<file path="flow/config.mk">
export PLATFORM = sky130hd
export DESIGN_NAME = DiscriminantCalculator
export DESIGN_NICKNAME = DiscriminantCalculator
export VERILOG_FILES = /design/flow/design.v
export SDC_FILE = /design/flow/constraint.sdc
export NUM_CORES = 4
export LEC_CHECK = 0
export CAP_MARGIN = 20
export CORE_ASPECT_RATIO = 0.68
export CORE_MARGIN = 2
export CORE_UTILIZATION = 72
export GPL_TIMING_DRIVEN = 1
export HOLD_SLACK_MARGIN = -0.08
export MAX_ROUTING_LAYER = met5
export PLACE_DENSITY = 0.44
export SETUP_SLACK_MARGIN = -0.63
export SLEW_MARGIN = 20
export TNS_END_PERCENT = 80
</file>
<file path="flow/constraint.sdc">
create_clock -name core_clock -period 8.14 [get_ports {CLK}]
set_input_delay 1.6280 -clock core_clock [delete_from_list [all_inputs] [get_ports {CLK}]]
set_output_delay 1.6280 -clock core_clock [all_outputs]
set_load 0.01 [all_outputs]
</file>
<file path="flow/design.v">
`timescale 1ns / 1ps
module DiscriminantCalculator(
    input signed [31:0] SphereX,
    input signed [31:0] SphereY,
    input signed [31:0] SphereZ,
    input [31:0] SphereRadius,
    input signed [31:0] RayStartX,
    input signed [31:0] RayStartY,
    input signed [31:0] RayStartZ,
    input signed [31:0] RayDirX,
    input signed [31:0] RayDirY,
    input signed [31:0] RayDirZ,
    output signed [31:0] Discriminant,
    output signed [31:0] B_out,
    output QuickIntersects,
    input CLK,
    input aresetn,
    input InputValid,
    output InputReady,
    output OutputReady
    );
    parameter waiting = 2'b00;
    parameter reading = 2'b01;
    parameter process = 2'b10;
    parameter process2 = 2'b11;
    logic [1:0] nextState;
    logic [1:0] state;
    logic signed [31:0] dx;
    logic signed [31:0] dy;
    logic signed [31:0] dz;
    logic signed [31:0] discriminant;
    logic signed [31:0] A;
    logic signed [31:0] B;
    logic signed [31:0] C;
    logic signed [31:0] distX;
    logic signed [31:0] distY;
    logic signed [31:0] distZ;
    logic [31:0] sphereRadiusSquared;
    assign InputReady = (state == waiting);
    assign OutputReady = (state == process2);
    assign Discriminant = discriminant;
    assign B_out = B;
    assign QuickIntersects = (discriminant > 0);
    always_ff@(posedge CLK) begin
        if (aresetn == 1'b0) begin
            state <= waiting;
        end else begin
            state <= nextState;
        end
        if (nextState == reading) begin
            dx <= RayDirX;
            dy <= RayDirY;
            dz <= RayDirZ;
            distX <= RayStartX - SphereX;
            distY <= RayStartY - SphereY;
            distZ <= RayStartZ - SphereZ;
            sphereRadiusSquared <= SphereRadius * SphereRadius;
            A <= RayDirX * RayDirX + RayDirY * RayDirY + RayDirZ * RayDirZ;
        end else if (nextState == process) begin
            B <= (dx * distX + dy * distY + dz * distZ) << 1;
            C <= (distX * distX + distY * distY + distZ * distZ) - sphereRadiusSquared;
        end else if (nextState == process2) begin
            discriminant <= B * B - 4 * A * C;
        end         
    end
    always_comb begin
        case (state) 
        waiting:
            if (InputValid) begin
                nextState = reading;
            end else begin
                nextState = waiting;
            end            
        reading:
            nextState = process;
        process:
            nextState = process2;
        process2:
            nextState = waiting;
        endcase
    end
endmodule
</file>
<file path="flow/run.sh">
#!/bin/bash
# the make line also repeats each setting of config.mk as NAME=value (left out here)
make -C /OpenROAD-flow-scripts/flow DESIGN_CONFIG=/design/flow/config.mk WORK_HOME=/design/flow/orfs CLKGATE_MAP_FILE= finish
</file>
==> results of run 1 <==
==> area by class of cell <==
| cell class | count | share of cell area [%] |
|---|---|---|
| sequential | 340 | 5.08 |
| multi-input combinational | 11700 | 70.5 |
| antenna | 28 | 0.0350 |
| timing repair buffer | 2541 | 11.1 |
| clock inverter | 32 | 0.190 |
| clock buffer | 46 | 0.543 |
| inverter | 5614 | 10.5 |
| tap | 3225 | 2.01 |
==> metal layers <==
layer | global-route usage [%] | wire (um) | vias to the layer above
met3 | 18.9 | 85200 | 1506
met1 | 64.0 | 203000 | 65100
met4 | 20.7 | 31500 | 44
li1 | - | - | 55900
met5 | 0.961 | 1210 | -
met2 | 64.0 | 221000 | 8359
==> timing repair <==
item,CTS,global route
setup endpoints to repair,33,45
pin swaps,119,152
resized,316,217
cloned,2,3
buffers inserted,30,43
==> stage by stage <==
| stage | cells | worst slack, ns |
|---|---|---|
| 2_1_floorplan | 18300 | -1.74 |
| 3_3_place_gp | 23400 | -2.10 |
| 3_5_place_dp | 23400 | -2.18 |
| 4_1_cts | 23500 | -1.07 |
| 5_1_grt | 23500 | -1.42 |
| 6_report | 23500 | -1.21 |
==> metrics.cfg, run 1 <==
[status]
run_status = complete, but fails checks
failing_layout_checks_criteria = setup timing

[hold_path]
worstHoldStart = state[0]
min-delay-path-class = reg2reg
whs_path_depth = 2
hold_end = state[0]

[route]
detail_route.first_pass.iterations = 8
wl_per_cell_um = 23.1
detail_route.iter0.violations = 13900
totalWireLength_mm = 542
vias = 131000
detail_route.vias_per_cell = 5.57
post_route_antenna_net_violation_count = 0
post-route-drc-count = 0

[placement]
placed_cell_area_sq_mm = 0.197
gpl.final_weighted_congestion = 1.04
io_buffers = 374
place_hpwl_mm = 476

[cts]
cts_hold_buf = 0
cts_tree = built
cts_inserted_buffers = 42
clock_latency_ns = 0.72
cts_sinks = 340
cts-htree-levels = 2
clockRootBuffer = sky130_fd_sc_hd__clkbuf_16
cts.clk_slew.worst_paths_ns = 0.07
max-clock-path-buffers = 3

[floorplanning]
die-area_sq_mm = 0.245
standard_cell_core_area_sq_mm = 0.239
design.portCount = 390
initCoreUtil_pct = 72.5
die_w_um = 599
die_h_um = 409
core.rowCount = 148

[layout]
layout-area-overhead-vs-synth_pct = 15.4
finalCoreUtilization_pct = 83.7
stdcell_area_sq_mm = 0.200
final_stage_net_count = 26600
nFillCells = 14200
logic_area_sq_mm = 0.141
flop_area_sq_mm = 0.0102

[logic_synthesis]
yosys_cells = 18300
yosys.area.top_type = sky130_fd_sc_hd__fa_1
top_cells_by_area = sky130_fd_sc_hd__fa_1 50%, sky130_fd_sc_hd__ha_1 12%, sky130_fd_sc_hd__inv_1 12%
fa_ha_area_share_pct = 62.6
most_common_cell_in_the_synthesized_netlist = sky130_fd_sc_hd__inv_1
ys_sh_mux_pct = 0.0346
postSynthAreaPerCell_sq_um = 9.50
numSynthFlops = 340
synth-xor-area-share_pct = 3.84
ys_chip_area_sq_mm = 0.174
post_synth_inst_count = 18300
ys_sh_simple_pct = 11.7
mapped_area_sq_mm = 0.174
synth.logic.top_family = adder cells
post_synth_num_cell_types = 75
postSynthSeqShare_pct = 5.86
edf_count = 336
ys_sh_aoi_pct = 2.41
synth.yosys.warnings = 1
ys_top_cells_by_count = 5614 x sky130_fd_sc_hd__inv_1, 4365 x sky130_fd_sc_hd__fa_1, 2101 x sky130_fd_sc_hd__nand2_1, 1699 x sky130_fd_sc_hd__ha_1, 1586 x sky130_fd_sc_hd__and2_1
ff_type = sky130_fd_sc_hd__edfxtp_1
synth.top_cell.area_share_pct = 50.3
async_reset_ff_share_pct = 0

[run]
cap_viol_max_count = 0
warnings = 84

[setup_path]
reg2reg_slack_ns = -1.21
critical_path.reg2reg.endpoint = C[26]
timing.critical_path.from_type = flip-flop
cpPeakStageDelay_ns = 0.61
timing_worst_setup_path_type = reg2reg
cp_slowest_cell = sky130_fd_sc_hd__fa_2
critical_path_buf_inv_count = 6
timing.critical_path.max_delay_family = adder cells
timing.critical_path.required_ns = 8.58
timing.critical_path.arrival_ns = 9.79
critical_path.reg2reg.startpoint = distZ[3]
worstSetupStartpoint = distZ[3]
critPathMostFrequentCell = sky130_fd_sc_hd__fa_1
crit_path_max_fanout = 7
path_depth = 29
critPathCaptureType = flip-flop
rr_worst_depth = 29
cp-endpoint = C[26]

[final_timing]
minimum_clock_period_after_layout_ns = 9.35
final_hold_slack_ns = 0.535
setup-tns-final_ns = -29.50
report.final.slew_viol_count = 0
slew-limit-headroom_pct = 29.6
hold_viol = 0
setup_ws_ns = -1.21
setup_violations = 61
maxClockFrequency_mhz = 107
fin_worst_skew_ns = 0.0270
timing.final.crit_share_pct = 115
tightestPinTransition_ns = 1.05
grt_setup_unrepaired = true

[global_route]
grt_first_pass_wirelength_mm = 838
grt_max_degree = 124
vias_in_the_first_global_route = 142000
global_route.usage.total_pct = 46.2
grt_overflow = 0
number_of_antenna_violations_at_the_first_check_in_global_routing = 43

==> run 2, diff against run 1 <==
Settings changed: CAP_MARGIN 20 to 5, CELL_PAD_IN_SITES_DETAIL_PLACEMENT set to 1, CELL_PAD_IN_SITES_GLOBAL_PLACEMENT set to 2, CORE_ASPECT_RATIO 0.68 to not set, CORE_MARGIN 2 to 5, CORE_UTILIZATION 72 to 38, CTS_CLUSTER_SIZE set to 75, GPL_TIMING_DRIVEN 1 to 0, HOLD_SLACK_MARGIN -0.08 to 0.16, MAX_ROUTING_LAYER met5 to met4, MIN_ROUTING_LAYER set to met2, PLACE_DENSITY 0.44 to not set, SETUP_SLACK_MARGIN -0.63 to not set, SLEW_MARGIN 20 to 35, TNS_END_PERCENT 80 to not set.
Clock period 8.14 ns to 16.0 ns, I/O delays scaled along.
==> metrics.cfg, run 2 <==
[cts]
cts_hold_buf = 0  ; unchanged
cts_resized = 0  ; -100%
postCtsSetupBuffers = 0  ; -100%
cts-htree-levels = 2  ; unchanged
cts_inserted_buffers = 48  ; +14%
cts_sinks = 340  ; unchanged
max-clock-path-buffers = 3  ; unchanged
clockRootBuffer = sky130_fd_sc_hd__clkbuf_16

[logic_synthesis]
fa_ha_area_share_pct = 62.6  ; unchanged
numSynthFlops = 340  ; unchanged
ys_sh_simple_pct = 11.7  ; unchanged
ys_sh_aoi_pct = 2.41  ; unchanged
most_common_cell_in_the_synthesized_netlist = sky130_fd_sc_hd__inv_1
ys_top_cells_by_count = 5614 x sky130_fd_sc_hd__inv_1, 4365 x sky130_fd_sc_hd__fa_1, 2101 x sky130_fd_sc_hd__nand2_1, 1699 x sky130_fd_sc_hd__ha_1, 1586 x sky130_fd_sc_hd__and2_1
top_cells_by_area = sky130_fd_sc_hd__fa_1 50%, sky130_fd_sc_hd__ha_1 12%, sky130_fd_sc_hd__inv_1 12%
synth.logic.top_family = adder cells
postSynthAreaPerCell_sq_um = 9.50  ; unchanged
synth-xor-area-share_pct = 3.84  ; unchanged
ys_chip_area_sq_mm = 0.174  ; unchanged
synth.top_cell.area_share_pct = 50.3  ; unchanged
post_synth_inst_count = 18300  ; unchanged
edf_count = 336  ; unchanged
postSynthSeqShare_pct = 5.86  ; unchanged
synth.yosys.warnings = 1  ; unchanged
yosys_cells = 18300  ; unchanged
ff_type = sky130_fd_sc_hd__edfxtp_1
async_reset_ff_share_pct = 0  ; unchanged
mapped_area_sq_mm = 0.174  ; unchanged
ys_sh_mux_pct = 0.0346  ; unchanged
post_synth_num_cell_types = 75  ; unchanged
yosys.area.top_type = sky130_fd_sc_hd__fa_1

[floorplanning]
standard_cell_core_area_sq_mm = 0.456  ; +90%
die_h_um = 686  ; +68%
design.portCount = 390  ; unchanged
die-area_sq_mm = 0.470  ; +92%
die_w_um = 686  ; +14%
core.rowCount = 248  ; +68%
initCoreUtil_pct = 38.1  ; -34 points

[placement]
gpl.final_weighted_congestion = 1.12  ; +8.4%
placed_cell_area_sq_mm = 0.186  ; -5.7%
place_hpwl_mm = 683  ; +43%
io_buffers = 372  ; -0.53%

[status]
last-stage-reached = 5_1_grt
run.stop_error = [ERROR GRT-0116] Global routing finished with congestion. Check the congestion regions in the DRC Viewer.
run_status = did not finish

[global_route]
grt_overflow = 12
global_route.usage.total_pct = 59.6

==> run 2: layer usage <==
metal	GRT overflow	track usage, %
met5	-	-
met4	0	25.4
met3	12	74.4
met2	0	64.4
met1	-	-
==> run 2: through the flow <==
step / hold slack [ns] / util, % / setup slack (ns) / cells
global placement: 0.487 / 40.6 / -0.711 / 24600
floorplan: 0.495 / - / 4.55 / 18300
CTS: 0.523 / 41.2 / 2.54 / 24800
detailed placement: 0.507 / 40.9 / 1.79 / 24700
==> run 3, diff against run 2 <==
Settings changed: CORE_MARGIN 5 to 7, CORE_UTILIZATION 38 to 40, GPL_TIMING_DRIVEN 0 to 1, MAX_ROUTING_LAYER met4 to not set, MIN_ROUTING_LAYER met2 to not set.
Clock period 16.0 ns to 17.2 ns, I/O delays scaled along.
==> metrics.cfg, run 3 <==
[status]
run_status = complete, no violations

[logic_synthesis]
ys_sh_mux_pct = 0.0346  ; unchanged
ys_top_cells_by_count = 5614 x sky130_fd_sc_hd__inv_1, 4365 x sky130_fd_sc_hd__fa_1, 2101 x sky130_fd_sc_hd__nand2_1, 1699 x sky130_fd_sc_hd__ha_1, 1586 x sky130_fd_sc_hd__and2_1
numSynthFlops = 340  ; unchanged
yosys_cells = 18300  ; unchanged
ff_type = sky130_fd_sc_hd__edfxtp_1
edf_count = 336  ; unchanged
yosys.area.top_type = sky130_fd_sc_hd__fa_1
top_cells_by_area = sky130_fd_sc_hd__fa_1 50%, sky130_fd_sc_hd__ha_1 12%, sky130_fd_sc_hd__inv_1 12%
ys_chip_area_sq_mm = 0.174  ; unchanged
most_common_cell_in_the_synthesized_netlist = sky130_fd_sc_hd__inv_1
synth.logic.top_family = adder cells
synth.top_cell.area_share_pct = 50.3  ; unchanged
post_synth_num_cell_types = 75  ; unchanged
ys_sh_aoi_pct = 2.41  ; unchanged
async_reset_ff_share_pct = 0  ; unchanged
post_synth_inst_count = 18300  ; unchanged
fa_ha_area_share_pct = 62.6  ; unchanged
postSynthAreaPerCell_sq_um = 9.50  ; unchanged
ys_sh_simple_pct = 11.7  ; unchanged
mapped_area_sq_mm = 0.174  ; unchanged
postSynthSeqShare_pct = 5.86  ; unchanged
synth.yosys.warnings = 1  ; unchanged
synth-xor-area-share_pct = 3.84  ; unchanged

[final_timing]
tightestPinTransition_ns = 1.00
minimum_clock_period_after_layout_ns = 12.32
final_hold_slack_ns = 0.523
grt_setup_unrepaired = false
maxClockFrequency_mhz = 81.2
slew-limit-headroom_pct = 32.7
setup-tns-final_ns = 0
fin_worst_skew_ns = 0.0548
hold_viol = 0
report.final.slew_viol_count = 0
timing.final.crit_share_pct = 71.6
setup_ws_ns = 4.88
setup_violations = 0

[cts]
cts_hold_buf = 0  ; unchanged
clock_latency_ns = 0.77
postCtsSetupBuffers = 0  ; unchanged
cts-htree-levels = 2  ; unchanged
cts_inserted_buffers = 52  ; +8.3%
cts_tree = built
max-clock-path-buffers = 3  ; unchanged
clockRootBuffer = sky130_fd_sc_hd__clkbuf_16
cts_resized = 0  ; unchanged
cts_sinks = 340  ; unchanged
cts.clk_slew.worst_paths_ns = 0.07

[setup_path]
path_depth = 27
reg2reg_slack_ns = 6.42
timing.critical_path.max_delay_family = adder cells
timing.critical_path.required_ns = 17.69
cp-endpoint = A[28]
cpPeakStageDelay_ns = 1.03
timing.critical_path.arrival_ns = 12.81
critical_path.reg2reg.endpoint = C[27]
crit_path_max_fanout = 7
worstSetupStartpoint = RayDirZ[10]
critPathCaptureType = flip-flop
critical_path.reg2reg.startpoint = distZ[6]
rr_worst_depth = 31
critical_path_buf_inv_count = 6
timing.critical_path.from_type = input port
timing_worst_setup_path_type = in2reg
critPathMostFrequentCell = sky130_fd_sc_hd__fa_1
cp_slowest_cell = sky130_fd_sc_hd__clkdlybuf4s50_1

[run]
warnings = 78
cap_viol_max_count = 0

[placement]
pre_cts_slack_ns = 4.13  ; +2.34 ns
gpl.final_weighted_congestion = 0.835  ; -26%
placed_cell_area_sq_mm = 0.184  ; -1.0%
place_hpwl_mm = 482  ; -29%
io_buffers = 374  ; +0.54%

[global_route]
grt_first_pass_wirelength_mm = 881
grt_max_degree = 74
grt_overflow = 0
global_route.usage.total_pct = 26.1
number_of_antenna_violations_at_the_first_check_in_global_routing = 46
vias_in_the_first_global_route = 136000

[route]
detail_route.iter0.violations = 5363
wl_per_cell_um = 23.8
vias = 117000
post-route-drc-count = 0
detail_route.vias_per_cell = 4.84
post_route_antenna_net_violation_count = 0
totalWireLength_mm = 573
detail_route.first_pass.iterations = 5

[floorplanning]
die-area_sq_mm = 0.453  ; -3.8%
initCoreUtil_pct = 40.2  ; +2.1 points
core.rowCount = 241  ; -2.8%
design.portCount = 390  ; unchanged
die_h_um = 673  ; -1.9%
die_w_um = 673  ; -1.9%
standard_cell_core_area_sq_mm = 0.432  ; -5.3%

[layout]
final_stage_net_count = 24700
layout-area-overhead-vs-synth_pct = 7.27
stdcell_area_sq_mm = 0.186

[hold_path]
whs_path_depth = 2
min-delay-path-class = reg2reg
worstHoldStart = state[0]
hold_end = state[0]

[run 3: metal layers]
metal  GRT usage (%)  part of all wire (%)  up-vias
li1                -                     -    52100
met1            37.1                    46    62200
met2            43.4                    47     1967
met3            2.96                   4.1      381
met4            4.91                   2.3        8
met5               0                0.0096        -
[run 3: cell type report]
type,count,area (sq um)
Antenna cell,24,60.1
Clock inverter,36,397
Fill cell,49000,245000
Sequential cell,340,10200
Inverter,5614,21100
Clock buffer,58,1350
Multi-Input combinational cell,11700,140000
Timing Repair Buffer,656,5930
Tap cell,5710,7140
[run 3: per-stage QoR]
stage | utilization (%) | cells
after floorplan | - | 18300
after global placement | 42.7 | 24000
after detailed placement | 42.7 | 24000
after CTS | 43.1 | 24100
after global routing | 43.1 | 24100
final | 43.2 | 24100
==> run 4, diff against run 3 <==
Settings changed: CAP_MARGIN 5 to 20, CELL_PAD_IN_SITES_DETAIL_PLACEMENT 1 to not set, CELL_PAD_IN_SITES_GLOBAL_PLACEMENT 2 to not set, CORE_MARGIN 7 to 2, CORE_UTILIZATION 40 to 72, CTS_CLUSTER_SIZE 75 to not set, GPL_TIMING_DRIVEN 1 to not set, HOLD_SLACK_MARGIN 0.16 to not set, SLEW_MARGIN 35 to 20.
Clock period 17.2 ns to 8.52 ns, I/O delays scaled along.
==> metrics.cfg, run 4 <==
[final_timing]
hold_viol = 0  ; unchanged
tightestPinTransition_ns = 1.08  ; +0.0833 ns
fin_worst_skew_ns = 0.0371  ; -0.0177 ns
setup_ws_ns = -0.632  ; -5.51 ns
report.final.slew_viol_count = 0  ; unchanged
minimum_clock_period_after_layout_ns = 9.15
slew-limit-headroom_pct = 25.8  ; -6.9 points
final_hold_slack_ns = 0.541  ; +0.0184 ns
maxClockFrequency_mhz = 109
grt_setup_unrepaired = true
setup_violations = 30  ; +30
timing.final.crit_share_pct = 107  ; +36 points

[layout]
layout-area-overhead-vs-synth_pct = 16.7
nFillCells = 14000  ; -71%
final_stage_net_count = 26500  ; +7.3%
stdcell_area_sq_mm = 0.203  ; +8.8%

[setup_path]
rr_worst_depth = 36  ; +16%
timing.critical_path.max_delay_family = adder cells
path_depth = 36  ; +33%
timing.critical_path.required_ns = 8.98  ; -8.71 ns
critical_path.reg2reg.endpoint = B[30]
critPathMostFrequentCell = sky130_fd_sc_hd__fa_1
critPathCaptureType = flip-flop
worstSetupStartpoint = distZ[2]
critical_path_buf_inv_count = 15  ; +9
cp_slowest_cell = sky130_fd_sc_hd__fa_2
timing.critical_path.from_type = flip-flop
critical_path.reg2reg.startpoint = distZ[2]
crit_path_max_fanout = 5  ; -2
timing.critical_path.arrival_ns = 9.61  ; -3.20 ns
reg2reg_slack_ns = -0.63  ; -7.05 ns
cpPeakStageDelay_ns = 0.57  ; -0.46 ns
timing_worst_setup_path_type = reg2reg
cp-endpoint = B[30]

[logic_synthesis]
ys_chip_area_sq_mm = 0.174  ; unchanged
synth.logic.top_family = adder cells
ys_top_cells_by_count = 5614 x sky130_fd_sc_hd__inv_1, 4365 x sky130_fd_sc_hd__fa_1, 2101 x sky130_fd_sc_hd__nand2_1, 1699 x sky130_fd_sc_hd__ha_1, 1586 x sky130_fd_sc_hd__and2_1
top_cells_by_area = sky130_fd_sc_hd__fa_1 50%, sky130_fd_sc_hd__ha_1 12%, sky130_fd_sc_hd__inv_1 12%
most_common_cell_in_the_synthesized_netlist = sky130_fd_sc_hd__inv_1
post_synth_num_cell_types = 75  ; unchanged
postSynthSeqShare_pct = 5.86  ; unchanged
ff_type = sky130_fd_sc_hd__edfxtp_1
yosys_cells = 18300  ; unchanged
postSynthAreaPerCell_sq_um = 9.50  ; unchanged
edf_count = 336  ; unchanged
ys_sh_mux_pct = 0.0346  ; unchanged
mapped_area_sq_mm = 0.174  ; unchanged
numSynthFlops = 340  ; unchanged
synth.yosys.warnings = 1  ; unchanged
async_reset_ff_share_pct = 0  ; unchanged
ys_sh_aoi_pct = 2.41  ; unchanged
ys_sh_simple_pct = 11.7  ; unchanged
post_synth_inst_count = 18300  ; unchanged
synth.top_cell.area_share_pct = 50.3  ; unchanged
yosys.area.top_type = sky130_fd_sc_hd__fa_1
fa_ha_area_share_pct = 62.6  ; unchanged
synth-xor-area-share_pct = 3.84  ; unchanged

[global_route]
vias_in_the_first_global_route = 144000  ; +5.9%
grt_max_degree = 141  ; +91%
grt_first_pass_wirelength_mm = 812  ; -7.8%
grt_overflow = 0  ; unchanged
number_of_antenna_violations_at_the_first_check_in_global_routing = 40  ; -13%
global_route.usage.total_pct = 44.4  ; +18 points

[hold_path]
worstHoldStart = state[0]
hold_end = state[0]
whs_path_depth = 2  ; unchanged
min-delay-path-class = reg2reg

[floorplanning]
die_w_um = 495  ; -26%
die_h_um = 495  ; -26%
core.rowCount = 180  ; -25%
die-area_sq_mm = 0.245  ; -46%
initCoreUtil_pct = 72.3  ; +32 points
standard_cell_core_area_sq_mm = 0.240  ; -44%
design.portCount = 390  ; unchanged

[route]
post-route-drc-count = 0  ; unchanged
vias = 131000  ; +12%
wl_per_cell_um = 22.6  ; -5.0%
totalWireLength_mm = 528  ; -7.8%
post_route_antenna_net_violation_count = 0  ; unchanged
detail_route.iter0.violations = 11100  ; +110%
detail_route.first_pass.iterations = 8  ; +3
detail_route.vias_per_cell = 5.58  ; +15%

[cts]
clockRootBuffer = sky130_fd_sc_hd__clkbuf_16
cts_sinks = 340  ; unchanged
max-clock-path-buffers = 3  ; unchanged
cts-htree-levels = 2  ; unchanged
cts_inserted_buffers = 52  ; unchanged
cts.clk_slew.worst_paths_ns = 0.06  ; about the same
clock_latency_ns = 0.72  ; -0.05 ns
cts_hold_buf = 0  ; unchanged
cts_tree = built

[status]
failing_layout_checks_criteria = setup timing
run_status = complete, but fails checks

[run]
warnings = 87  ; +12%
cap_viol_max_count = 0  ; unchanged

[placement]
placed_cell_area_sq_mm = 0.196  ; +6.1%
io_buffers = 374  ; unchanged
gpl.final_weighted_congestion = 1.02  ; +22%
place_hpwl_mm = 449  ; -7.0%
pre_cts_slack_ns = -1.79  ; -5.92 ns

-- run 4: per-layer routing --
metal  vias up  GRT usage [%]  routed length [um]
li1      55700              -                   -
met1     65600           56.3              182000
met2      7322           67.5              236000
met3      1871           12.2               64300
met4        28           29.0               45000
met5         -              0                 298
-- run 4: cell type report --
| cell class | count | area [sq um] | share of cell area, % |
|---|---|---|---|
| inverters | 5614 | 21100 | 10.4 |
| diodes | 25 | 62.6 | 0.0309 |
| clock buffers | 56 | 1320 | 0.650 |
| well taps | 3185 | 3990 | 1.97 |
| multi-input cells | 11700 | 143000 | 70.5 |
| clock inverters | 40 | 498 | 0.246 |
| repair buffers | 2462 | 22800 | 11.2 |
| flip-flops and latches | 340 | 10200 | 5.02 |
-- run 4: through the flow --
stage,setup TNS (ns),utilization [%],instances
CTS,-6.69,83.3,23300
global placement,-31.87,81.4,23100
finish,-10.56,84.4,23400
global route,-17.16,84.4,23400
detailed placement,-35.77,81.4,23100
floorplan,-357.39,-,18300
-- run 4: timing repair --
item                                    4_1_cts  5_1_grt
gates cloned                                  5       11
setup buffers                               122      118
pin swaps                                   276      448
resized                                     493      510
endpoints found under the setup margin       43       60
==> run 5, diff against run 4 <==
Settings changed: CELL_PAD_IN_SITES_DETAIL_PLACEMENT set to 2, CELL_PAD_IN_SITES_GLOBAL_PLACEMENT set to 0, CORE_ASPECT_RATIO set to 1.52, CORE_MARGIN 2 to 5, CORE_UTILIZATION 72 to 46, CTS_CLUSTER_DIAMETER set to 205, GPL_ROUTABILITY_DRIVEN set to 1, GPL_TIMING_DRIVEN set to 1, MIN_ROUTING_LAYER set to met2, TNS_END_PERCENT set to 75.
Clock period 8.52 ns to 9.43 ns, I/O delays scaled along.
==> metrics.cfg, run 5 <==
[floorplanning]
core.rowCount = 278  ; +54%
initCoreUtil_pct = 46.1  ; -26 points
design.portCount = 390  ; unchanged
standard_cell_core_area_sq_mm = 0.377  ; +57%
die_h_um = 767  ; +55%
die-area_sq_mm = 0.390  ; +59%
die_w_um = 508  ; +2.7%

[logic_synthesis]
post_synth_num_cell_types = 75  ; unchanged
mapped_area_sq_mm = 0.174  ; unchanged
ys_sh_simple_pct = 11.7  ; unchanged
numSynthFlops = 340  ; unchanged
most_common_cell_in_the_synthesized_netlist = sky130_fd_sc_hd__inv_1
synth.yosys.warnings = 1  ; unchanged
postSynthSeqShare_pct = 5.86  ; unchanged
ff_type = sky130_fd_sc_hd__edfxtp_1
yosys_cells = 18300  ; unchanged
post_synth_inst_count = 18300  ; unchanged
ys_sh_mux_pct = 0.0346  ; unchanged
ys_top_cells_by_count = 5614 x sky130_fd_sc_hd__inv_1, 4365 x sky130_fd_sc_hd__fa_1, 2101 x sky130_fd_sc_hd__nand2_1, 1699 x sky130_fd_sc_hd__ha_1, 1586 x sky130_fd_sc_hd__and2_1
fa_ha_area_share_pct = 62.6  ; unchanged
synth-xor-area-share_pct = 3.84  ; unchanged
ys_chip_area_sq_mm = 0.174  ; unchanged
top_cells_by_area = sky130_fd_sc_hd__fa_1 50%, sky130_fd_sc_hd__ha_1 12%, sky130_fd_sc_hd__inv_1 12%
ys_sh_aoi_pct = 2.41  ; unchanged
yosys.area.top_type = sky130_fd_sc_hd__fa_1
postSynthAreaPerCell_sq_um = 9.50  ; unchanged
async_reset_ff_share_pct = 0  ; unchanged
synth.top_cell.area_share_pct = 50.3  ; unchanged
synth.logic.top_family = adder cells
edf_count = 336  ; unchanged

[status]
run.stop_error = [ERROR DPL-0033] detailed placement checks failed during check placement.
last-stage-reached = 4_1_cts
run_status = did not finish

[placement]
placed_cell_area_sq_mm = 0.193  ; -1.2%
io_buffers = 374  ; unchanged
gpl.final_weighted_congestion = 1.07  ; +5.1%
place_hpwl_mm = 889  ; +98%

==> run 5: metrics by stage <==
step	util, %	setup slack [ns]	cells
after floorplan	-	-0.709	18300
after global placement	51.3	-1.25	24300
after detailed placement	51.3	-1.89	24300
==> run 6, diff against run 5 <==
Settings changed: CAP_MARGIN 20 to 5, CELL_PAD_IN_SITES_GLOBAL_PLACEMENT 0 to 2, CORE_ASPECT_RATIO 1.52 to not set, CORE_MARGIN 5 to 7, CORE_UTILIZATION 46 to 40, CTS_CLUSTER_DIAMETER 205 to not set, CTS_CLUSTER_SIZE set to 75, GPL_ROUTABILITY_DRIVEN 1 to not set, HOLD_SLACK_MARGIN set to 0.16, MIN_ROUTING_LAYER met2 to not set, TNS_END_PERCENT 75 to not set.
Clock period 9.43 ns to 11.0 ns, I/O delays scaled along.
==> metrics.cfg, run 6 <==
[setup_path]
cp-endpoint = A[27]
critPathMostFrequentCell = sky130_fd_sc_hd__fa_1
critical_path.reg2reg.startpoint = distZ[4]
path_depth = 29
timing.critical_path.max_delay_family = adder cells
timing.critical_path.arrival_ns = 10.93
timing.critical_path.required_ns = 11.49
rr_worst_depth = 28
timing_worst_setup_path_type = in2reg
critical_path_buf_inv_count = 7
critical_path.reg2reg.endpoint = C[29]
cp_slowest_cell = sky130_fd_sc_hd__fa_1
crit_path_max_fanout = 11
worstSetupStartpoint = RayDirZ[9]
timing.critical_path.from_type = input port
critPathCaptureType = flip-flop
reg2reg_slack_ns = 0.66
cpPeakStageDelay_ns = 0.56

[layout]
finalCoreUtilization_pct = 43.9
layout-area-overhead-vs-synth_pct = 9.05
final_stage_net_count = 25000

[cts]
clockRootBuffer = sky130_fd_sc_hd__clkbuf_16
cts_sinks = 340
max-clock-path-buffers = 3
cts.clk_slew.worst_paths_ns = 0.06
clock_latency_ns = 0.76
cts_inserted_buffers = 53
postCtsSetupBuffers = 0
cts_resized = 0
cts-htree-levels = 2
cts_tree = built
cts_hold_buf = 0

[route]
detail_route.vias_per_cell = 4.92
wl_per_cell_um = 25.2
vias = 120000
post_route_antenna_net_violation_count = 0
totalWireLength_mm = 615
post-route-drc-count = 0
detail_route.iter0.violations = 5018
detail_route.first_pass.iterations = 5

[final_timing]
slew-limit-headroom_pct = 21.8
timing.final.crit_share_pct = 94.9
minimum_clock_period_after_layout_ns = 10.43
final_hold_slack_ns = 0.521
setup-tns-final_ns = 0
tightestPinTransition_ns = 1.17
maxClockFrequency_mhz = 95.8
fin_worst_skew_ns = 0.0351
hold_viol = 0
setup_violations = 0
setup_ws_ns = 0.565
grt_setup_unrepaired = false
report.final.slew_viol_count = 0

[logic_synthesis]
yosys_cells = 18300  ; unchanged
postSynthAreaPerCell_sq_um = 9.50  ; unchanged
post_synth_num_cell_types = 75  ; unchanged
edf_count = 336  ; unchanged
most_common_cell_in_the_synthesized_netlist = sky130_fd_sc_hd__inv_1
top_cells_by_area = sky130_fd_sc_hd__fa_1 50%, sky130_fd_sc_hd__ha_1 12%, sky130_fd_sc_hd__inv_1 12%
ff_type = sky130_fd_sc_hd__edfxtp_1
yosys.area.top_type = sky130_fd_sc_hd__fa_1
ys_sh_aoi_pct = 2.41  ; unchanged
ys_sh_simple_pct = 11.7  ; unchanged
async_reset_ff_share_pct = 0  ; unchanged
ys_top_cells_by_count = 5614 x sky130_fd_sc_hd__inv_1, 4365 x sky130_fd_sc_hd__fa_1, 2101 x sky130_fd_sc_hd__nand2_1, 1699 x sky130_fd_sc_hd__ha_1, 1586 x sky130_fd_sc_hd__and2_1
post_synth_inst_count = 18300  ; unchanged
synth.top_cell.area_share_pct = 50.3  ; unchanged
mapped_area_sq_mm = 0.174  ; unchanged
synth.logic.top_family = adder cells
ys_chip_area_sq_mm = 0.174  ; unchanged
ys_sh_mux_pct = 0.0346  ; unchanged
synth.yosys.warnings = 1  ; unchanged
fa_ha_area_share_pct = 62.6  ; unchanged
synth-xor-area-share_pct = 3.84  ; unchanged
postSynthSeqShare_pct = 5.86  ; unchanged
numSynthFlops = 340  ; unchanged

[global_route]
vias_in_the_first_global_route = 144000
gr-max-usage-layer = met2
global_route.usage.total_pct = 28.0
grt_max_degree = 117
global_route.usage.met3_pct = 2.38
grt_first_pass_wirelength_mm = 942
grt.met2_usage_pct = 47.5
number_of_antenna_violations_at_the_first_check_in_global_routing = 56
grt_overflow = 0
grt_util_met1_pct = 39.5

[floorplanning]
core.rowCount = 241  ; -13%
initCoreUtil_pct = 40.2  ; -5.9 points
die_w_um = 673  ; +32%
die_h_um = 673  ; -12%
standard_cell_core_area_sq_mm = 0.432  ; +15%
design.portCount = 390  ; unchanged
die-area_sq_mm = 0.453  ; +16%

[run]
cap_viol_max_count = 0
warnings = 83

[hold_path]
worstHoldStart = state[0]
hold_end = state[0]
min-delay-path-class = reg2reg
whs_path_depth = 2

[status]
run_status = complete, no violations

[placement]
gpl.final_weighted_congestion = 0.868  ; -19%
io_buffers = 374  ; unchanged
pre_cts_slack_ns = -0.243  ; +1.64 ns
place_hpwl_mm = 544  ; -39%

## run 6: metal layers
| layer | vias up | wire length (um) |
|---|---|---|
| met4 | 12 | 15500 |
| met3 | 385 | 22800 |
| li1 | 52600 | - |
| met5 | - | 76 |
| met1 | 65200 | 278000 |
| met2 | 1882 | 298000 |
## run 6: cell type report
cell class | instances | area, sq um
diodes | 34 | 85.1
clock buffers | 55 | 1330
clock inverters | 41 | 484
fillers | 46700 | 242000
inverters | 5614 | 21100
multi-input cells | 11700 | 140000
flip-flops and latches | 340 | 10200
well taps | 5710 | 7140
repair buffers | 950 | 9000
## run 6: per-stage QoR
step / cell area (sq um) / instances
after floorplan: 174000 / 18300
after global placement: 187000 / 24300
after detailed placement: 187000 / 24300
after CTS: 189000 / 24400
after global routing: 189000 / 24400
final: 189000 / 24400
==> run 7, diff against run 6 <==
Settings changed: CAP_MARGIN 5 to 20, CELL_PAD_IN_SITES_DETAIL_PLACEMENT 2 to not set, CELL_PAD_IN_SITES_GLOBAL_PLACEMENT 2 to not set, CORE_ASPECT_RATIO set to 0.68, CORE_MARGIN 7 to 2, CORE_UTILIZATION 40 to 68, CTS_CLUSTER_SIZE 75 to not set, HOLD_SLACK_MARGIN 0.16 to not set, MAX_ROUTING_LAYER set to met5, PLACE_DENSITY_LB_ADDON set to 0.26, SETUP_SLACK_MARGIN set to 2.46, TNS_END_PERCENT set to 80.
Clock period 11.0 ns to 9.55 ns, I/O delays scaled along.
==> metrics.cfg, run 7 <==
[setup_path]
reg2reg_slack_ns = 0.39  ; -0.27 ns
crit_path_max_fanout = 8  ; -3
path_depth = 29  ; unchanged
timing_worst_setup_path_type = in2reg
cp-endpoint = A[27]
timing.critical_path.from_type = input port
timing.critical_path.max_delay_family = adder cells
timing.critical_path.arrival_ns = 9.80  ; -1.13 ns
critical_path_buf_inv_count = 8  ; +1
cp_slowest_cell = sky130_fd_sc_hd__fa_1
timing.critical_path.required_ns = 9.98  ; -1.51 ns
rr_worst_depth = 30  ; +7.1%
critical_path.reg2reg.startpoint = distZ[3]
cpPeakStageDelay_ns = 0.55  ; about the same
critPathCaptureType = flip-flop
critical_path.reg2reg.endpoint = C[26]
worstSetupStartpoint = RayDirX[9]
critPathMostFrequentCell = sky130_fd_sc_hd__fa_1

[logic_synthesis]
ys_top_cells_by_count = 5614 x sky130_fd_sc_hd__inv_1, 4365 x sky130_fd_sc_hd__fa_1, 2101 x sky130_fd_sc_hd__nand2_1, 1699 x sky130_fd_sc_hd__ha_1, 1586 x sky130_fd_sc_hd__and2_1
post_synth_inst_count = 18300  ; unchanged
mapped_area_sq_mm = 0.174  ; unchanged
synth.yosys.warnings = 1  ; unchanged
numSynthFlops = 340  ; unchanged
fa_ha_area_share_pct = 62.6  ; unchanged
synth.top_cell.area_share_pct = 50.3  ; unchanged
edf_count = 336  ; unchanged
ys_chip_area_sq_mm = 0.174  ; unchanged
top_cells_by_area = sky130_fd_sc_hd__fa_1 50%, sky130_fd_sc_hd__ha_1 12%, sky130_fd_sc_hd__inv_1 12%
synth-xor-area-share_pct = 3.84  ; unchanged
postSynthAreaPerCell_sq_um = 9.50  ; unchanged
ff_type = sky130_fd_sc_hd__edfxtp_1
ys_sh_mux_pct = 0.0346  ; unchanged
synth.logic.top_family = adder cells
most_common_cell_in_the_synthesized_netlist = sky130_fd_sc_hd__inv_1
post_synth_num_cell_types = 75  ; unchanged
ys_sh_aoi_pct = 2.41  ; unchanged
yosys_cells = 18300  ; unchanged
async_reset_ff_share_pct = 0  ; unchanged
ys_sh_simple_pct = 11.7  ; unchanged
postSynthSeqShare_pct = 5.86  ; unchanged
yosys.area.top_type = sky130_fd_sc_hd__fa_1

[status]
run_status = complete, no violations

[hold_path]
whs_path_depth = 2  ; unchanged
hold_end = state[0]
min-delay-path-class = reg2reg
worstHoldStart = state[0]

[global_route]
grt_overflow = 0  ; unchanged
number_of_antenna_violations_at_the_first_check_in_global_routing = 44  ; -21%
grt_first_pass_wirelength_mm = 819  ; -13%
vias_in_the_first_global_route = 138000  ; -4.0%
global_route.usage.total_pct = 42.5  ; +15 points
grt_max_degree = 154  ; +32%

[floorplanning]
initCoreUtil_pct = 68.6  ; +28 points
core.rowCount = 152  ; -37%
die_h_um = 421  ; -37%
die-area_sq_mm = 0.259  ; -43%
standard_cell_core_area_sq_mm = 0.253  ; -41%
die_w_um = 617  ; -8.3%
design.portCount = 390  ; unchanged

[final_timing]
tightestPinTransition_ns = 1.23  ; +0.0596 ns
timing.final.crit_share_pct = 98.1  ; +3.3 points
maxClockFrequency_mhz = 107
fin_worst_skew_ns = 0.0831  ; +0.0481 ns
grt_setup_unrepaired = true
slew-limit-headroom_pct = 15.7  ; -6.1 points
report.final.slew_viol_count = 0  ; unchanged
setup_violations = 0  ; unchanged
setup_ws_ns = 0.179  ; -0.386 ns
minimum_clock_period_after_layout_ns = 9.37
hold_viol = 0  ; unchanged
final_hold_slack_ns = 0.531  ; +0.0101 ns

[placement]
placed_cell_area_sq_mm = 0.188  ; +0.54%
pre_cts_slack_ns = -0.870  ; -0.627 ns
place_hpwl_mm = 444  ; -18%
gpl.final_weighted_congestion = 1.04  ; +19%
io_buffers = 374  ; unchanged

[route]
wl_per_cell_um = 23.6  ; -6.2%
post_route_antenna_net_violation_count = 0  ; unchanged
post-route-drc-count = 0  ; unchanged
totalWireLength_mm = 538  ; -13%
detail_route.vias_per_cell = 5.64  ; +15%
detail_route.first_pass.iterations = 9  ; +4
vias = 128000  ; +6.9%
detail_route.iter0.violations = 13400  ; +170%

[run]
warnings = 83  ; unchanged
cap_viol_max_count = 0  ; unchanged

[layout]
layout-area-overhead-vs-synth_pct = 13.0
finalCoreUtilization_pct = 77.5  ; +34 points
stdcell_area_sq_mm = 0.196  ; +3.6%
final_stage_net_count = 25700  ; +2.7%

[cts]
cts.clk_slew.worst_paths_ns = 0.07  ; about the same
max-clock-path-buffers = 3  ; unchanged
cts-htree-levels = 2  ; unchanged
cts_sinks = 340  ; unchanged
clockRootBuffer = sky130_fd_sc_hd__clkbuf_16
cts_tree = built
cts_inserted_buffers = 42  ; -21%
clock_latency_ns = 0.73  ; -0.03 ns

==> run 7: repair_timing <==
action,4_1_cts,5_1_grt
setup buffers,155,124
gates cloned,16,6
endpoints found under the setup margin,106,111
pin swaps,244,294
gates resized,420,408
hold buffers,0,0
==> run 7: cell type report <==
cell class / instances / area [sq um]
Multi-Input combinational cell: 11700 / 143000
Antenna cell: 42 / 105
Fill cell: 16500 / 57000
Clock buffer: 44 / 1060
Clock inverter: 34 / 517
Tap cell: 3388 / 4240
Inverter: 5614 / 21100
Sequential cell: 340 / 10200
Timing Repair Buffer: 1641 / 16300
==> run 7: through the flow <==
stage                     std cells  TNS, ns
final                         22800        0
after global routing          22800  -0.0430
after CTS                     22600        0
after detailed placement      22400    -6.72
after global placement        22400    -5.20
after floorplan               18300  -150.43
==> run 7: per-layer routing <==
layer | vias up | share of wire (%) | track usage, %
li1 | 54100 | - | -
met1 | 64200 | 38 | 58.5
met2 | 8672 | 40 | 58.5
met3 | 1341 | 17 | 20.0
met4 | 46 | 5.0 | 16.5
met5 | - | 0.11 | 0.317
==> run 8, diff against run 7 <==
Settings changed: CELL_PAD_IN_SITES_GLOBAL_PLACEMENT set to 1, CORE_ASPECT_RATIO 0.68 to not set, CORE_UTILIZATION 68 to 40, GPL_TIMING_DRIVEN 1 to 0, MAX_ROUTING_LAYER met5 to not set, PLACE_DENSITY_LB_ADDON 0.26 to not set, SETUP_SLACK_MARGIN 2.46 to not set, TNS_END_PERCENT 80 to not set.
Clock period 9.55 ns to 11.0 ns, I/O delays scaled along.
==> metrics.cfg, run 8 <==
[status]
run_status = complete, but fails checks
failing_layout_checks_criteria = setup timing

[placement]
gpl.final_weighted_congestion = 1.02  ; -1.2%
placed_cells_incl_taps = 24400  ; +9.1%
placed_cell_area_sq_mm = 0.185  ; -1.8%
io_buffers = 372  ; -0.53%
place_hpwl_mm = 591  ; +33%

[cts]
max-clock-path-buffers = 3  ; unchanged
cts_tree = built
cts.clk_slew.worst_paths_ns = 0.06  ; about the same
cts-htree-levels = 2  ; unchanged
clock_latency_ns = 0.79  ; +0.06 ns
cts_hold_buf = 0  ; unchanged
clockRootBuffer = sky130_fd_sc_hd__clkbuf_16
cts_inserted_buffers = 50  ; +19%
cts_sinks = 340  ; unchanged

[logic_synthesis]
post_synth_num_cell_types = 75  ; unchanged
synth.top_cell.area_share_pct = 50.3  ; unchanged
yosys.area.top_type = sky130_fd_sc_hd__fa_1
top_cells_by_area = sky130_fd_sc_hd__fa_1 50%, sky130_fd_sc_hd__ha_1 12%, sky130_fd_sc_hd__inv_1 12%
ff_type = sky130_fd_sc_hd__edfxtp_1
ys_sh_simple_pct = 11.7  ; unchanged
edf_count = 336  ; unchanged
postSynthAreaPerCell_sq_um = 9.50  ; unchanged
synth.yosys.warnings = 1  ; unchanged
synth-xor-area-share_pct = 3.84  ; unchanged
postSynthSeqShare_pct = 5.86  ; unchanged
async_reset_ff_share_pct = 0  ; unchanged
most_common_cell_in_the_synthesized_netlist = sky130_fd_sc_hd__inv_1
post_synth_inst_count = 18300  ; unchanged
numSynthFlops = 340  ; unchanged
fa_ha_area_share_pct = 62.6  ; unchanged
synth.logic.top_family = adder cells
ys_sh_mux_pct = 0.0346  ; unchanged
ys_top_cells_by_count = 5614 x sky130_fd_sc_hd__inv_1, 4365 x sky130_fd_sc_hd__fa_1, 2101 x sky130_fd_sc_hd__nand2_1, 1699 x sky130_fd_sc_hd__ha_1, 1586 x sky130_fd_sc_hd__and2_1
yosys_cells = 18300  ; unchanged
ys_sh_aoi_pct = 2.41  ; unchanged
mapped_area_sq_mm = 0.174  ; unchanged
ys_chip_area_sq_mm = 0.174  ; unchanged

[route]
detail_route.first_pass.iterations = 5  ; -4
detail_route.iter0.violations = 9471  ; -30%
post_route_antenna_net_violation_count = 0  ; unchanged
vias = 122000  ; -4.6%
wl_per_cell_um = 27.4  ; +16%
detail_route.vias_per_cell = 4.99  ; -11%
totalWireLength_mm = 673  ; +25%
post-route-drc-count = 0  ; unchanged

[layout]
layout-area-overhead-vs-synth_pct = 8.10
logic_area_sq_mm = 0.140  ; -1.8%
final_stage_net_count = 25100  ; -2.2%
stdcell_count = 24500  ; +7.8%
flop_area_sq_mm = 0.0102  ; unchanged
stdcell_area_sq_mm = 0.188  ; -4.3%
finalCoreUtilization_pct = 43.5  ; -34 points
nFillCells = 43500  ; +160%

[setup_path]
reg2reg_slack_ns = -0.05  ; -0.44 ns
critPathMostFrequentCell = sky130_fd_sc_hd__fa_1
critical_path_buf_inv_count = 4  ; -4
timing_worst_setup_path_type = reg2reg
cp_slowest_cell = sky130_fd_sc_hd__edfxtp_1
critical_path.reg2reg.startpoint = dz[5]
timing.critical_path.from_type = flip-flop
timing.critical_path.required_ns = 11.47  ; +1.49 ns
cpPeakStageDelay_ns = 1.06  ; +0.51 ns
timing.critical_path.max_delay_family = adder cells
worstSetupStartpoint = dz[5]
critPathCaptureType = flip-flop
cp-endpoint = B[31]
path_depth = 26  ; -10%
timing.critical_path.arrival_ns = 11.52  ; +1.72 ns
critical_path.reg2reg.endpoint = B[31]
rr_worst_depth = 26  ; -13%
crit_path_max_fanout = 10  ; +2

[run]
cap_viol_max_count = 0  ; unchanged
warnings = 77  ; -7.2%

[floorplanning]
initCoreUtil_pct = 40.2  ; -28 points
core.rowCount = 241  ; +59%
die_h_um = 663  ; +58%
design.portCount = 390  ; unchanged
standard_cell_core_area_sq_mm = 0.432  ; +70%
die-area_sq_mm = 0.439  ; +69%
die_w_um = 663  ; +7.5%

[global_route]
gr-max-usage-layer = met2
grt_overflow = 0  ; unchanged
grt_first_pass_wirelength_mm = 964  ; +18%
global_route.usage.met3_pct = 4.46  ; -16 points
number_of_antenna_violations_at_the_first_check_in_global_routing = 114  ; +160%
vias_in_the_first_global_route = 133000  ; -4.0%
grt_max_degree = 28  ; -82%
global_route.usage.total_pct = 31.2  ; -11 points
grt_util_met1_pct = 41.6  ; -17 points
grt.met2_usage_pct = 49.8  ; -8.7 points

[final_timing]
setup_ws_ns = -0.0514  ; -0.231 ns
hold_viol = 0  ; unchanged
timing.final.crit_share_pct = 100  ; +2.3 points
minimum_clock_period_after_layout_ns = 11.05
setup_violations = 1  ; +1
grt_setup_unrepaired = true
slew-limit-headroom_pct = 13.9  ; -1.8 points
report.final.slew_viol_count = 0  ; unchanged
tightestPinTransition_ns = 1.29  ; +0.0588 ns
maxClockFrequency_mhz = 90.5
fin_worst_skew_ns = 0.0681  ; -0.0151 ns

[hold_path]
min-delay-path-class = reg2reg
hold_end = state[0]
worstHoldStart = state[0]
whs_path_depth = 2  ; unchanged

[run 8: cell type report]
type / count / share of cell area, %
tap: 5710 / 3.81
clock buffer: 53 / 0.673
sequential: 340 / 5.42
buffer: 623 / 1.48
multi-input combinational: 11700 / 74.7
clock inverter: 39 / 0.217
antenna: 44 / 0.0587
inverter: 5614 / 11.2
timing repair buffer: 447 / 2.44
[run 8: through the flow]
stage | setup slack (ns) | setup TNS (ns) | hold slack, ns
floorplan | 0.547 | 0 | 0.495
global placement | -5.23 | -1266.57 | 0.500
detailed placement | -2.31 | -34.93 | 0.512
CTS | 0.000395 | 0 | 0.520
global route | -0.0784 | -0.0815 | 0.554
finish | -0.0514 | -0.0514 | 0.515
[run 8: timing repair]
| item | 4_1_cts | 5_1_grt |
|---|---|---|
| setup endpoints to repair | 29 | 19 |
| buffers inserted | 16 | 24 |
| cloned | 0 | 0 |
| pin swaps | 2 | 2 |
| resized | 221 | 273 |
[run 8: layer usage]
metal | vias up | share of wire, %
met1 | 64400 | 41
met3 | 863 | 7.0
met5 | - | 0.012
met2 | 4236 | 46
li1 | 53000 | -
met4 | 12 | 6.3
==> run 9, diff against run 8 <==
Settings changed: CELL_PAD_IN_SITES_GLOBAL_PLACEMENT 1 to 3, CTS_CLUSTER_DIAMETER set to 205, GPL_ROUTABILITY_DRIVEN set to 1.
Clock period 11.0 ns to 9.43 ns, I/O delays scaled along.
==> metrics.cfg, run 9 <==
[status]
run_status = complete, but fails checks
failing_layout_checks_criteria = setup timing

[floorplanning]
die_w_um = 663  ; unchanged
die_h_um = 663  ; unchanged
design.portCount = 390  ; unchanged
standard_cell_core_area_sq_mm = 0.432  ; unchanged
core.rowCount = 241  ; unchanged
initCoreUtil_pct = 40.2  ; unchanged
die-area_sq_mm = 0.439  ; unchanged

[logic_synthesis]
postSynthAreaPerCell_sq_um = 9.50  ; unchanged
synth.yosys.warnings = 1  ; unchanged
async_reset_ff_share_pct = 0  ; unchanged
ys_chip_area_sq_mm = 0.174  ; unchanged
postSynthSeqShare_pct = 5.86  ; unchanged
synth.top_cell.area_share_pct = 50.3  ; unchanged
ys_sh_aoi_pct = 2.41  ; unchanged
ys_sh_simple_pct = 11.7  ; unchanged
yosys.area.top_type = sky130_fd_sc_hd__fa_1
ys_sh_mux_pct = 0.0346  ; unchanged
post_synth_inst_count = 18300  ; unchanged
post_synth_num_cell_types = 75  ; unchanged
fa_ha_area_share_pct = 62.6  ; unchanged
numSynthFlops = 340  ; unchanged
most_common_cell_in_the_synthesized_netlist = sky130_fd_sc_hd__inv_1
top_cells_by_area = sky130_fd_sc_hd__fa_1 50%, sky130_fd_sc_hd__ha_1 12%, sky130_fd_sc_hd__inv_1 12%
yosys_cells = 18300  ; unchanged
synth.logic.top_family = adder cells
ys_top_cells_by_count = 5614 x sky130_fd_sc_hd__inv_1, 4365 x sky130_fd_sc_hd__fa_1, 2101 x sky130_fd_sc_hd__nand2_1, 1699 x sky130_fd_sc_hd__ha_1, 1586 x sky130_fd_sc_hd__and2_1
mapped_area_sq_mm = 0.174  ; unchanged
edf_count = 336  ; unchanged
synth-xor-area-share_pct = 3.84  ; unchanged
ff_type = sky130_fd_sc_hd__edfxtp_1

[placement]
gpl.final_weighted_congestion = 1.01  ; -1.5%
place_hpwl_mm = 637  ; +7.8%
placed_cell_area_sq_mm = 0.185  ; +0.21%
pre_cts_slack_ns = -3.52  ; -1.20 ns
io_buffers = 372  ; unchanged

[cts]
max-clock-path-buffers = 3  ; unchanged
clockRootBuffer = sky130_fd_sc_hd__clkbuf_16
cts_inserted_buffers = 52  ; +4.0%
cts-htree-levels = 2  ; unchanged
cts_tree = built
cts_hold_buf = 0  ; unchanged
cts.clk_slew.worst_paths_ns = 0.07  ; about the same
cts_sinks = 340  ; unchanged
clock_latency_ns = 0.83  ; +0.04 ns

[global_route]
number_of_antenna_violations_at_the_first_check_in_global_routing = 161  ; +41%
vias_in_the_first_global_route = 134000  ; +1.3%
grt_overflow = 0  ; unchanged
grt_first_pass_wirelength_mm = 1040  ; +7.6%
grt_max_degree = 31  ; +11%
global_route.usage.total_pct = 34.1  ; +2.9 points

[final_timing]
timing.final.crit_share_pct = 102  ; +1.7 points
hold_viol = 0  ; unchanged
final_hold_slack_ns = 0.508  ; -0.00731 ns
maxClockFrequency_mhz = 104  ; +15%
tightestPinTransition_ns = 1.12  ; -0.174 ns
setup_violations = 9  ; +8
report.final.slew_viol_count = 0  ; unchanged
minimum_clock_period_after_layout_ns = 9.64  ; -1.41 ns
fin_worst_skew_ns = 0.105  ; +0.0372 ns
grt_setup_unrepaired = true
setup_ws_ns = -0.208  ; -0.156 ns
slew-limit-headroom_pct = 25.5  ; +12 points

[route]
vias = 125000  ; +1.9%
detail_route.vias_per_cell = 5.00  ; +0.15%
wl_per_cell_um = 29.6  ; +7.8%
post-route-drc-count = 0  ; unchanged
detail_route.first_pass.iterations = 8  ; +3
totalWireLength_mm = 738  ; +9.6%
detail_route.iter0.violations = 10000  ; +5.8%
post_route_antenna_net_violation_count = 0  ; unchanged

[setup_path]
cpPeakStageDelay_ns = 0.64  ; -0.42 ns
timing_worst_setup_path_type = reg2reg
timing.critical_path.required_ns = 9.87  ; -1.60 ns
critPathMostFrequentCell = sky130_fd_sc_hd__fa_1
timing.critical_path.arrival_ns = 10.08  ; -1.44 ns
timing.critical_path.from_type = flip-flop
critical_path.reg2reg.startpoint = distX[9]
critical_path_buf_inv_count = 9  ; +5
path_depth = 32  ; +23%
cp-endpoint = C[28]
critPathCaptureType = flip-flop
worstSetupStartpoint = distX[9]
timing.critical_path.max_delay_family = adder cells
reg2reg_slack_ns = -0.21  ; -0.16 ns
crit_path_max_fanout = 11  ; +1
cp_slowest_cell = sky130_fd_sc_hd__fa_2
rr_worst_depth = 32  ; +23%
critical_path.reg2reg.endpoint = C[28]

[layout]
stdcell_area_sq_mm = 0.197  ; +5.2%
final_stage_net_count = 25500  ; +1.6%
logic_area_sq_mm = 0.142  ; +1.2%
nFillCells = 43200  ; -0.85%
layout-area-overhead-vs-synth_pct = 13.7
flop_area_sq_mm = 0.0102  ; unchanged

[hold_path]
hold_end = state[0]
worstHoldStart = state[0]
min-delay-path-class = reg2reg
whs_path_depth = 2  ; unchanged

[run]
warnings = 81  ; +5.2%
cap_viol_max_count = 0  ; unchanged

[run 9: per-layer routing]
layer  GRT usage [%]  vias to the layer above  share of wire, %
li1                -                    53800                 -
met1            48.0                    65900                43
met2            52.9                     4386                45
met3            7.65                      648               9.0
met4            9.34                       26               3.6
met5               0                        -             0.038
[run 9: per-stage QoR]
step	instances	utilization [%]	TNS [ns]
2_1_floorplan	18300	-	-173.92
3_5_place_dp	24400	43.0	-125.17
4_1_cts	24800	45.2	-1.04
3_3_place_gp	24400	42.8	-1560.97
5_1_grt	24900	45.7	-2.10
6_report	25000	45.8	-0.822
[run 9: area by class of cell]
cell class / instances / area share (%)
clock buffers: 56 / 0.667
repair buffers: 891 / 4.67
clock inverters: 42 / 0.273
diodes: 66 / 0.0837
plain buffers: 567 / 3.00
multi-input cells: 11700 / 71.8
well taps: 5710 / 3.62
inverters: 5614 / 10.7
flip-flops and latches: 340 / 5.15
[run 9: timing repair]
item                       4_1_cts  5_1_grt
setup endpoints to repair       71       33
buffers inserted               356      122
gates cloned                     1        2
gates resized                 1540      598
pin swaps                      149      234
==> run 10, diff against run 9 <==
Settings changed: ABC_AREA set to 1, CELL_PAD_IN_SITES_GLOBAL_PLACEMENT 3 to not set, CORE_ASPECT_RATIO set to 0.5, CORE_UTILIZATION 40 to 72, CTS_CLUSTER_DIAMETER 205 to 376, CTS_CLUSTER_SIZE set to 98, GPL_ROUTABILITY_DRIVEN 1 to not set, GPL_TIMING_DRIVEN 0 to not set, PLACE_DENSITY set to 0.42.
Clock period 9.43 ns to 6.61 ns, I/O delays scaled along.
==> metrics.cfg, run 10 <==
[status]
run_status = did not finish
last-stage-reached = 5_1_grt
run.stop_error = [ERROR GRT-0232] Routing congestion too high. Check the congestion heatmap in the GUI.

[logic_synthesis]
ys_top_cells_by_count = 7690 x sky130_fd_sc_hd__inv_1, 4959 x sky130_fd_sc_hd__nand2_1, 4365 x sky130_fd_sc_hd__fa_1, 1699 x sky130_fd_sc_hd__ha_1, 489 x sky130_fd_sc_hd__clkbuf_1
ys_chip_area_sq_mm = 0.182  ; +4.7%
numSynthFlops = 340  ; unchanged
yosys_cells = 21700  ; +19%
ys_sh_aoi_pct = 1.87  ; -0.54 points
synth.logic.top_family = adder cells
async_reset_ff_share_pct = 0  ; unchanged
mapped_area_sq_mm = 0.182  ; +4.7%
most_common_cell_in_the_synthesized_netlist = sky130_fd_sc_hd__inv_1
ys_sh_simple_pct = 12.1  ; +0.36 points
synth.yosys.warnings = 1  ; unchanged
ff_type = sky130_fd_sc_hd__edfxtp_1
edf_count = 336  ; unchanged
postSynthSeqShare_pct = 5.59  ; -0.26 points
synth.top_cell.area_share_pct = 48.1  ; -2.3 points
post_synth_inst_count = 21700  ; +19%
ys_sh_mux_pct = 0  ; -0.035 points
post_synth_num_cell_types = 56  ; -25%
synth-xor-area-share_pct = 3.08  ; -0.76 points
top_cells_by_area = sky130_fd_sc_hd__fa_1 48%, sky130_fd_sc_hd__inv_1 16%, sky130_fd_sc_hd__ha_1 12%
fa_ha_area_share_pct = 59.8  ; -2.8 points
yosys.area.top_type = sky130_fd_sc_hd__fa_1
postSynthAreaPerCell_sq_um = 8.38  ; -12%

[floorplanning]
die_w_um = 715  ; +7.8%
die-area_sq_mm = 0.257  ; -42%
standard_cell_core_area_sq_mm = 0.251  ; -42%
design.portCount = 390  ; unchanged
core.rowCount = 130  ; -46%
die_h_um = 359  ; -46%
initCoreUtil_pct = 72.4  ; +32 points

[cts]
cts_sinks = 340  ; unchanged
clockRootBuffer = sky130_fd_sc_hd__clkbuf_16
max-clock-path-buffers = 3  ; unchanged
cts-htree-levels = 1  ; -1
cts_hold_buf = 0  ; unchanged
cts_inserted_buffers = 7  ; -87%

[placement]
io_buffers = 375  ; +0.81%
pre_cts_slack_ns = -3.03  ; +0.487 ns
place_hpwl_mm = 511  ; -20%
gpl.final_weighted_congestion = 1.07  ; +6.2%

[global_route]
grt_overflow = 1807
global_route.usage.total_pct = 72.6

## run 10: repair_timing
| item | in CTS |
|---|---|
| setup buffers | 196 |
| endpoints found under the setup margin | 112 |
| pin swaps | 461 |
| resized | 967 |
| gates cloned | 4 |
## run 10: per-stage QoR
stage          cells  instance area, sq um  setup TNS (ns)
2_1_floorplan  21700                184000         -805.61
3_3_place_gp   27200                210000         -173.53
3_5_place_dp   27200                210000         -195.96
4_1_cts        27400                215000         -134.96
## run 10: routing by layer
layer	track usage, %	overflow
met1	74.4	124
met2	89.0	1021
met5	43.8	7
met4	65.8	496
met3	56.8	159
